## try-cedar
==> flow/design.v (excerpt) <==
module UART_FIFO(
    input clk,
    input reset,
    input [7:0] data_in,
    input data_valid,
    output [7:0] data_out
    );
Settings: LEC_CHECK=0, CAP_MARGIN=20, CELL_PAD_IN_SITES_DETAIL_PLACEMENT=0, CELL_PAD_IN_SITES_GLOBAL_PLACEMENT=0, CORE_ASPECT_RATIO=0.91, CORE_MARGIN=2, CORE_UTILIZATION=72, CTS_CLUSTER_DIAMETER=38, CTS_CLUSTER_SIZE=18, GPL_ROUTABILITY_DRIVEN=1, HOLD_SLACK_MARGIN=-0.08, PLACE_DENSITY_LB_ADDON=0.2, SETUP_SLACK_MARGIN=1.01, SLEW_MARGIN=15; clock period 3.43 ns.
run.sh (not shown) runs the stock make flow with config.mk's settings and CLKGATE_MAP_FILE=.
try-cedar completed every stage of the flow, and the final layout passed the timing, DRC and antenna checks.
For try-raven, these inputs were changed with respect to try-cedar:
- CELL_PAD_IN_SITES_GLOBAL_PLACEMENT removed (was 0)
- SLEW_MARGIN changed from 15 to 20
- GPL_ROUTABILITY_DRIVEN removed (was 1)
- CELL_PAD_IN_SITES_DETAIL_PLACEMENT removed (was 0)
- ABC_AREA newly set to 1
- CTS_CLUSTER_DIAMETER removed (was 38)
- HOLD_SLACK_MARGIN removed (was -0.08)
- CORE_ASPECT_RATIO removed (was 0.91)
- CTS_CLUSTER_SIZE changed from 18 to 79
- PLACE_DENSITY_LB_ADDON changed from 0.2 to 0.19
Notes after the runs:
Comparing try-cedar and try-raven, the lower total CTS buffers is on try-raven.
Compared to try-cedar, try-raven has critical path depth 3 higher.
try-raven ends up with a total track usage that is 3.1 points higher than in try-cedar.
try-cedar → try-raven: number of cells traversed by the worst register-to-register path saw an increase; number of fill cells +43%; die size higher; post-synthesis sequential area ratio went down by 3.1 points; summed area of non-filler cells in the final layout picked up an extra 230 um^2.
Run comparison: try-raven worst setup path startpoint m4.F2.rd_ptr[3]; try-cedar worst setup path startpoint m2.F2.rd_ptr[1]
Post-CTS resize count was lower in the run labelled try-raven.
Changes in try-delta relative to try-raven:
- CTS_CLUSTER_SIZE no longer set, was 79
- PLACE_DENSITY_LB_ADDON no longer set, was 0.19
- SETUP_SLACK_MARGIN now -0.24, was 1.01
Findings:
Re multi-input combinational cell area: try-raven and try-delta aren't equal, and the higher value belongs to try-raven. Logic gate share of total power in try-delta is 0.3 points lower than in try-raven. Comparing amount of wire on met2 after detailed routing for try-raven and try-delta, the smaller number came from try-delta. In try-delta relative to try-raven, layout filler cell count had gone up by a few percent. Diff try-raven -> try-delta | total power | down slightly.

========
UART_FIFO again, from the RTL that the note above started with.
clock: 3.43 ns
lec_check: 0
abc_area: 1
cap_margin: 20
core_aspect_ratio: 1.45
core_margin: 2
core_utilization: 72
cts_cluster_diameter: 363
cts_cluster_size: 10
place_density: 0.42
setup_slack_margin: 1.02
slew_margin: 35
Rerun with:
ABC_AREA = not set   (was 1)
CORE_ASPECT_RATIO = not set   (was 1.45)
CTS_CLUSTER_DIAMETER = 393   (was 363)
CTS_CLUSTER_SIZE = not set   (was 10)
PLACE_DENSITY = not set   (was 0.42)
PLACE_DENSITY_LB_ADDON = 0.0   (was not set)
SLEW_MARGIN = 20   (was 35)
TNS_END_PERCENT = 5   (was not set)
Combinational power increases by 30%.
Final cell count decreases by 33%.
Routed wire length decreases by 24%.
Utilization increases by 2.1 points.
Clock skew decreases by 0.0067 ns.
Fmax decreases by 6.0%.
Non-clock buffer count increases by 7.
Worst setup slack degrades by 0.15 ns.
Rerun with:
CORE_ASPECT_RATIO = 0.93   (was not set)
CTS_CLUSTER_DIAMETER = 29   (was 393)
CTS_CLUSTER_SIZE = 10   (was not set)
HOLD_SLACK_MARGIN = 0.29   (was not set)
PLACE_DENSITY_LB_ADDON = 0.2   (was 0.0)
TNS_END_PERCENT = not set   (was 5)
Effect: The changed run produced a clean layout; power went up by 27%; routed wire length went up by 33%; synthesized area is unchanged; worst setup slack got worse by 0.26 ns; hold slack improved by 0.23 ns; flip-flop count stays the same; via count went up by 15%; maximum frequency went down by 9.3%; cell count went up by 4.7%.
Rerun with:
ABC_AREA = 1   (was not set)
CORE_ASPECT_RATIO = not set   (was 0.93)
CTS_CLUSTER_DIAMETER = not set   (was 29)
CTS_CLUSTER_SIZE = 94   (was 10)
SETUP_SLACK_MARGIN = -0.24   (was 1.02)
Utilization went down by 10 points.
Via count is higher by 22%.
Power fell by 27%.
Sequential power falls by 4.8%.
Global-route usage grows by 0.31 points.
First-iteration DRC count decreases by 13%.
Final area shrinks by 5.8%.
Die size rises by 6.2%.
Setup slack improved by 0.25 ns.
Critical path depth rises by 2.

========
== run 1 ==
Starting RTL as in the previous note.
Design UART_FIFO, start of the top module:
module UART_FIFO(
    input clk,
    input reset,
    input [7:0] data_in,
    input data_valid,
    output [7:0] data_out
    );
    wire tx_clk, rx_clk;
    wire tx_fifo_full, tx_fifo_empty;
    wire rx_fifo_full, rx_fifo_empty;
    wire tx_busy,rx_busy; 
    wire rx_done;
    wire [7:0] tx_fifo_data_out;
    wire [7:0] rx_data;
    wire serial_data;
    reg tx_start;
    wire tx_fifo_wr_en;
    reg tx_fifo_rd_en;
    reg rx_fifo_wr_en;
    wire rx_fifo_rd_en;
    assign tx_fifo_wr_en = data_valid;
    assign rx_fifo_rd_en = ~rx_fifo_empty;
    always@(posedge clk or posedge reset)
    begin
        if(reset)
        begin
            tx_start <= 0;
            tx_fifo_rd_en <= 0;
        end
        else if(tx_clk)
        begin
            if((tx_fifo_empty==0)&&(tx_busy==0)&&(tx_start==0))
            begin
                tx_start <= 1'b1;
                tx_fifo_rd_en <= 1'b1;
            end
            else
            begin
                tx_start <= 1'b0;
                tx_fifo_rd_en <= 1'b0;
            end
        end
    end
    always@(posedge clk or posedge reset)
    begin
        if(reset)
        begin
            rx_fifo_wr_en <= 0;
        end
        else if(rx_clk)
        begin
            rx_fifo_wr_en <= ~rx_fifo_full & rx_done;
        end
    end
    Baud_Rate_Generator m0 (.clk(clk), .reset(reset),
                .tx_clk(tx_clk), .rx_clk(rx_clk));
    UART_TX m1 (.clk(clk), .tx_ce(tx_clk), .reset(reset),
                .tx_start(tx_start), .tx_data(tx_fifo_data_out),
                .tx_busy(tx_busy), .tx_serial(serial_data));
    FIFO m2 (.clk(clk), .wr_ce(1'b1), .rd_ce(tx_clk),  
                .wr_reset(reset), .rd_reset(reset),
                .wr_en(tx_fifo_wr_en), .rd_en(tx_fifo_rd_en),
                .data_in(data_in),
                .full(tx_fifo_full), .empty(tx_fifo_empty),
                .data_out(tx_fifo_data_out));
    UART_RX m3 (.clk(clk), .rx_ce(rx_clk), .reset(reset),
                .rx_serial(serial_data),
                .rx_busy(rx_busy), .rx_data(rx_data),
                .rx_done(rx_done));
    FIFO m4 (.clk(clk), .wr_ce(rx_clk), .rd_ce(1'b1),  
                .wr_reset(reset), .rd_reset(reset),
  ...
make LEC_CHECK=0 ABC_AREA=1 CAP_MARGIN=25 CELL_PAD_IN_SITES_DETAIL_PLACEMENT=2 CELL_PAD_IN_SITES_GLOBAL_PLACEMENT=3 CORE_MARGIN=7 CORE_UTILIZATION=34 CTS_CLUSTER_SIZE=11 GPL_ROUTABILITY_DRIVEN=0 GPL_TIMING_DRIVEN=0 HOLD_SLACK_MARGIN=-0.04 MAX_ROUTING_LAYER=met4 MIN_ROUTING_LAYER=met2 SETUP_SLACK_MARGIN=-0.01 SLEW_MARGIN=0 finish   # period 5.33 ns
The inputs of run 2 differ from those of run 1 as listed below.
# run 1
export LEC_CHECK = 0
export ABC_AREA = 1
export CAP_MARGIN = 25
export CELL_PAD_IN_SITES_DETAIL_PLACEMENT = 2
export CELL_PAD_IN_SITES_GLOBAL_PLACEMENT = 3
export CORE_MARGIN = 7
export CORE_UTILIZATION = 34
export CTS_CLUSTER_SIZE = 11
export GPL_ROUTABILITY_DRIVEN = 0
export GPL_TIMING_DRIVEN = 0
export HOLD_SLACK_MARGIN = -0.04
export MAX_ROUTING_LAYER = met4
export MIN_ROUTING_LAYER = met2
export SETUP_SLACK_MARGIN = -0.01
export SLEW_MARGIN = 0
create_clock -name core_clock -period 5.33 [get_ports {clk}]
# run 2
export LEC_CHECK = 0
export CAP_MARGIN = 20
export CORE_MARGIN = 2
export CORE_UTILIZATION = 16
export SLEW_MARGIN = 20
create_clock -name core_clock -period 6.18 [get_ports {clk}]
Results
- In run 2 relative to run 1, post-synthesis area per instance had gone up by more than half.
- Delta (run 2 minus run 1): die width +90 um; multi-input gate share of total cell area shrank by 0.34 points; area fraction in xor and xnor cells went up; cell-internal power went down.
- Comparing run 2 and run 1, the higher non-clock buffer count was measured on run 1.
- In the flow results for run 2 and run 1, the total routing usage reported by global routing is smaller on run 2.
- Against run 1, run 2 comes in about 4% lower on cell area.
- Against run 1, run 2 comes in 24% lower on number of CTS-inserted buffers.
- Logic gate share of total power: run 2 and run 1 compared, lower one is run 1
Input-level comparison between run 3 and run 2:
# run 2
export LEC_CHECK = 0
export CAP_MARGIN = 20
export CORE_MARGIN = 2
export CORE_UTILIZATION = 16
export SLEW_MARGIN = 20
create_clock -name core_clock -period 6.18 [get_ports {clk}]
# run 3
export LEC_CHECK = 0
export CAP_MARGIN = 20
export CORE_MARGIN = 2
export CORE_UTILIZATION = 69
export CTS_CLUSTER_SIZE = 98
export SLEW_MARGIN = 20
create_clock -name core_clock -period 18.5 [get_ports {clk}]
NOTE global placer's final weighted congestion run 2->run 3 increased by a few percent
Row count for run 3 is lower than for run 2.
Run 3 ends up with higher effective utilization at floorplan than run 2 does.
Run 2 → run 3: total wire length lower; cell count after synthesis ~0 delta; register-to-register setup slack now sits higher.
Compared with run 2, placement density in the core of run 3 is higher.
Edits applied to the flow inputs when going from run 3 to run 4:
# run 3
export LEC_CHECK = 0
export CAP_MARGIN = 20
export CORE_MARGIN = 2
export CORE_UTILIZATION = 69
export CTS_CLUSTER_SIZE = 98
export SLEW_MARGIN = 20
create_clock -name core_clock -period 18.5 [get_ports {clk}]
# run 4
export LEC_CHECK = 0
export CAP_MARGIN = 20
export CORE_MARGIN = 2
export CORE_UTILIZATION = 72
export SETUP_SLACK_MARGIN = 0.92
export SLEW_MARGIN = 20
create_clock -name core_clock -period 3.43 [get_ports {clk}]
- No run among run 4 and run 3 stopped early or left any final violation; all are clean.
- Run 4 vs run 3 — core area dropped 3.9%.
- Between run 4 and run 3, it is run 4 whose clock-buffer cell count is lower, by about 8%.
- Comparing run 3 with run 4, the sequential cell area came out essentially unchanged.
- In the tables for run 4 and run 3, height of the die reads higher with run 3.
- Sort run 4 and run 3 by share of the core filled by cells before placement desc -> top: run 4
- Run 3 → run 4: maximum fanout encountered on the critical timing path moved up, relative slew slack climbed 13 points.
Edits applied to the flow inputs when going from run 4 to run 5:
# run 4
export LEC_CHECK = 0
export CAP_MARGIN = 20
export CORE_MARGIN = 2
export CORE_UTILIZATION = 72
export SETUP_SLACK_MARGIN = 0.92
export SLEW_MARGIN = 20
create_clock -name core_clock -period 3.43 [get_ports {clk}]
# run 5
export LEC_CHECK = 0
export CAP_MARGIN = 20
export CORE_ASPECT_RATIO = 0.9
export CORE_MARGIN = 2
export CORE_UTILIZATION = 72
export CTS_CLUSTER_DIAMETER = 29
export CTS_CLUSTER_SIZE = 49
export PLACE_DENSITY_LB_ADDON = 0.0
export SETUP_SLACK_MARGIN = 1.02
export SLEW_MARGIN = 20
create_clock -name core_clock -period 3.43 [get_ports {clk}]
==> comparison <==
Summary of run 5 over run 4: placed wire-length estimate after detailed placement decreased 1.7%; final core area utilization rose by 8.0 points; power went up by 3.9 mW. Sequential share of cell area: higher on run 4. Total number of H-tree levels for run 5 is higher than for run 4. Switching share of power in run 5 is 0.30 points below run 4. A kind of path behind the tightest hold check of flop to flop is what run 5 shows, while input pin to async pin belongs to run 4.
Power and IR drop assume default switching activity.
